== v46 ==
// div_unit
module div_unit
(
    input  logic        clk,
    input  logic        rst,
    input  logic        issue,           
    input  logic [2:0]  funct3,          
    input  logic [6:0]  opcode,
    input  logic [4:0]  rd,
    input  logic [5:0]  pd,
    input  logic [2:0]  rob_idx,
    input  logic [31:0] pc,
    input  logic [31:0] ps1_value,
    input  logic [31:0] ps2_value,
    output logic        ready,           
    input  logic        cdb_dequeue,     
    output logic        res_valid,
    output logic [4:0]  res_rd,
    output logic [5:0]  res_pd,
    output logic [2:0]  res_rob_idx,
    output logic [31:0] res_value,
    output logic [31:0] res_rs1_value,
    output logic [31:0] res_rs2_value,
    output logic [31:0] res_pc,
    output logic [31:0] res_pc_next,
    output logic [6:0]  res_opcode
);
==> flow/config.mk <==
export PLATFORM = sky130hd
export DESIGN_NAME = div_unit
export DESIGN_NICKNAME = div_unit
export VERILOG_FILES = /design/flow/design.v
export SDC_FILE = /design/flow/constraint.sdc
export NUM_CORES = 4
export LEC_CHECK = 0
export ABC_AREA = 1
export CAP_MARGIN = 0
export CELL_PAD_IN_SITES_DETAIL_PLACEMENT = 2
export CORE_MARGIN = 2
export CORE_UTILIZATION = 62
export CTS_CLUSTER_DIAMETER = 290
export CTS_CLUSTER_SIZE = 98
export GPL_ROUTABILITY_DRIVEN = 0
export GPL_TIMING_DRIVEN = 0
export MAX_ROUTING_LAYER = met4
export MIN_ROUTING_LAYER = met2
export PLACE_DENSITY = 0.68
export SLEW_MARGIN = 20
export TNS_END_PERCENT = 40
==> flow/constraint.sdc <==
create_clock -name core_clock -period 3.93 [get_ports {clk}]
set_input_delay 0.7860 -clock core_clock [delete_from_list [all_inputs] [get_ports {clk}]]
set_output_delay 0.7860 -clock core_clock [all_outputs]
set_load 0.01 [all_outputs]
run.sh (not shown) runs the stock make flow with config.mk's settings and CLKGATE_MAP_FILE=.
v46: aborted in detailed placement (3_5_place_dp) (tool error)
Here is what was changed in the inputs of v25 compared with v46.
Settings: changing CORE_UTILIZATION from 62 to 70; setting HOLD_SLACK_MARGIN to 0.29 for the first time; changing CTS_CLUSTER_SIZE from 98 to 37; removing GPL_ROUTABILITY_DRIVEN (formerly 0); removing TNS_END_PERCENT (formerly 40); removing GPL_TIMING_DRIVEN (formerly 0); removing PLACE_DENSITY (formerly 0.68); setting SETUP_SLACK_MARGIN to 0.92 for the first time; changing CAP_MARGIN from 0 to 20; removing MIN_ROUTING_LAYER (formerly met2); removing CTS_CLUSTER_DIAMETER (formerly 290); removing MAX_ROUTING_LAYER (formerly met4); removing CELL_PAD_IN_SITES_DETAIL_PLACEMENT (formerly 2); changing the clock period (ns, I/O delays scaled along) from 3.93 to 3.1.
--- outcome ---
- v25 terminated abnormally: global routing (5_1_grt) reported GRT-0116.
- Diff v25..v46 | chip area estimate from yosys synthesis | unchanged
- v25 ended with less site row count than v46.
- Diff v46 -> v25: overall die height fell by about 6%, width of the die went down.
- From v46 to v25 the numbers moved as follows: core region area lower, count of distinct cell types in the synthesized netlist roughly the same, total die size lower.
Modified inputs, v40 compared to v25
Settings: HOLD_SLACK_MARGIN: 0.29 -> unset; CAP_MARGIN: 20 -> 10; CORE_UTILIZATION: 70 -> 72; CTS_CLUSTER_SIZE: 37 -> unset; SETUP_SLACK_MARGIN: 0.92 -> -0.36; ABC_AREA: 1 -> unset; the clock period (ns, I/O delays scaled along): 3.1 -> 3.59.
--- outcome ---
v40 never completed, since it errored out during global routing (5_1_grt).
Worst slack after detailed placement: v40 vs v25 down 890 ps
v25 → v40: placement row count saw a decrease, floorplan die height dropped 11 um.
Summary — mean instance size in the synthesized netlist, v40 relative to v25: higher, by 32%.
Area of the mapped netlist on v40 is down relative to v25.
v40 against v25: number of nets produced by synthesis moved down, summed standard-cell area reported by yosys now smaller, post-detailed-placement cell area went down by 1600 um^2, multiplexer share of the synthesized area went up by 0.95 points.
Here is what was changed in the inputs of v59 compared with v40.
Settings: setting CTS_CLUSTER_DIAMETER to 364 for the first time; setting TNS_END_PERCENT to 10 for the first time; setting ABC_AREA to 1 for the first time; setting CTS_CLUSTER_SIZE to 95 for the first time; setting PLACE_DENSITY to 0.36 for the first time; changing SETUP_SLACK_MARGIN from -0.36 to -0.25; changing CAP_MARGIN from 10 to 20; changing the clock period (ns, I/O delays scaled along) from 3.59 to 2.56.
Notes after the runs:
- v59 never completed, since it errored out during clock tree synthesis (4_1_cts).
- Of the two candidates, v40 has the better final HPWL from detailed placement and v59 the worse one.
- Changes observed in v59 relative to v40: yosys stat cell total now sits higher, mean post-synth cell area decreased by 2.4 um^2 relative to the old numbers, die area moved up, height of the die picked up an extra about 5.6%.
- v59 against v40: simple logic cell fraction of the synthesized area now larger; synthesized cell count went up by 823; standard-cell row count now larger; width of the die up 5.6%.
--- input diff v59..v24 ---
Settings: TNS_END_PERCENT no longer set, was 10; CTS_CLUSTER_DIAMETER no longer set, was 364; SETUP_SLACK_MARGIN no longer set, was -0.25; ABC_AREA no longer set, was 1; CORE_UTILIZATION now 40, was 72; PLACE_DENSITY now 0.6, was 0.36; CTS_CLUSTER_SIZE no longer set, was 95; the clock period (ns, I/O delays scaled along) now 5.5, was 2.56.
v24 reached the final stage; the timing, DRC and antenna checks on its layout passed.
v24 falls short of v59 in die size.
Per the comparison of v24 with v59, part of the Yosys area used for sequential elements picked up an extra 4.9 points; synthesized cell count lost 32%; area after synthesis lost 2000 um^2; initial core utilization lost 32 points.
Between v59 and v24, total placed cells including tap cells is higher for v59, v24 comes in under that.

* * *

## try-nickel
div_unit again, from the RTL that the note above started with.
==> flow/design.v (excerpt) <==
module div_unit
(
    input  logic        clk,
    input  logic        rst,
    input  logic        issue,           
    input  logic [2:0]  funct3,          
    input  logic [6:0]  opcode,
    input  logic [4:0]  rd,
    input  logic [5:0]  pd,
    input  logic [2:0]  rob_idx,
    input  logic [31:0] pc,
    input  logic [31:0] ps1_value,
    input  logic [31:0] ps2_value,
    output logic        ready,           
    input  logic        cdb_dequeue,     
    output logic        res_valid,
    output logic [4:0]  res_rd,
    output logic [5:0]  res_pd,
    output logic [2:0]  res_rob_idx,
    output logic [31:0] res_value,
    output logic [31:0] res_rs1_value,
    output logic [31:0] res_rs2_value,
    output logic [31:0] res_pc,
    output logic [31:0] res_pc_next,
    output logic [6:0]  res_opcode
);
Settings: LEC_CHECK=0, CAP_MARGIN=20, CELL_PAD_IN_SITES_DETAIL_PLACEMENT=1, CELL_PAD_IN_SITES_GLOBAL_PLACEMENT=2, CORE_MARGIN=10, CORE_UTILIZATION=40, CTS_CLUSTER_DIAMETER=110, HOLD_SLACK_MARGIN=0.11, MAX_ROUTING_LAYER=met4, PLACE_DENSITY_LB_ADDON=0.19, SETUP_SLACK_MARGIN=0.23, SLEW_MARGIN=20; clock period 5.5 ns.
Changes in try-cedar relative to try-nickel:
==> flow/config.mk <==
export PLATFORM = sky130hd
export DESIGN_NAME = div_unit
export DESIGN_NICKNAME = div_unit
export VERILOG_FILES = /design/flow/design.v
export SDC_FILE = /design/flow/constraint.sdc
export NUM_CORES = 4
export LEC_CHECK = 0
export CAP_MARGIN = 35
export CELL_PAD_IN_SITES_GLOBAL_PLACEMENT = 3
export CORE_MARGIN = 2
export CORE_UTILIZATION = 40
export CTS_CLUSTER_DIAMETER = 305
export MAX_ROUTING_LAYER = met4
export PLACE_DENSITY = 0.6
export SLEW_MARGIN = 0
[summary]
- Diff try-nickel -> try-cedar: combinational power closely matched the old numbers, all-layer global routing usage went up 2.0 points, post-cts gate resize count saw a decrease, static leakage roughly the same.
- Summary — wire length per cell after detailed routing, try-cedar relative to try-nickel: lower, by 8.2%.
Edits applied to the flow inputs when going from try-cedar to try-harbor:
diff --git a/flow/config.mk b/flow/config.mk
--- a/flow/config.mk
+++ b/flow/config.mk
@@ -8,2 +8 @@
-export CAP_MARGIN = 35
-export CELL_PAD_IN_SITES_GLOBAL_PLACEMENT = 3
+export CAP_MARGIN = 20
@@ -12,2 +10,0 @@
-export CTS_CLUSTER_DIAMETER = 305
-export MAX_ROUTING_LAYER = met4
@@ -15 +12 @@
-export SLEW_MARGIN = 0
+export SLEW_MARGIN = 20
==> flow/constraint.sdc <==
create_clock -name core_clock -period 5.38 [get_ports {clk}]
set_input_delay 1.0760 -clock core_clock [delete_from_list [all_inputs] [get_ports {clk}]]
set_output_delay 1.0760 -clock core_clock [all_outputs]
set_load 0.01 [all_outputs]
### Flow results
Going from try-cedar to try-harbor, switching portion of total power lower, area added between synthesis and finish barely changed. Relative to try-cedar, the clock-buffer cell count measured on try-harbor has decreased by more than 10%. Looking at final critical-path setup slack, try-harbor sits 0.053 ns higher than try-cedar does.
Here is what was changed in the inputs of try-maple compared with try-harbor.
diff --git a/flow/config.mk b/flow/config.mk
--- a/flow/config.mk
+++ b/flow/config.mk
@@ -10 +10 @@
-export CORE_UTILIZATION = 40
+export CORE_UTILIZATION = 21
Findings:
try-maple finished every step from synthesis to the final layout, and the layout passed the timing, DRC and antenna checks.
Looking at worst setup timing slack at the placement stage, try-maple sits below try-harbor.
Global-route usage: try-maple vs try-harbor down 9.9 points
Comparing try-harbor and try-maple, net switching share of the total power is lower on try-harbor.
Compared with try-harbor, try-maple has less setup slack.
Going from try-harbor to try-maple, shortest period the worst path allows grows by 0.065 ns.
Compared try-harbor against try-maple; number of nets at the end of the flow within noise.
Per the comparison of try-maple with try-harbor, worst hold slack shrank by 0.010 ns, number of global-route vias before repair shrank by about 1.4%.
Power is estimated from default activity; no workload was simulated.
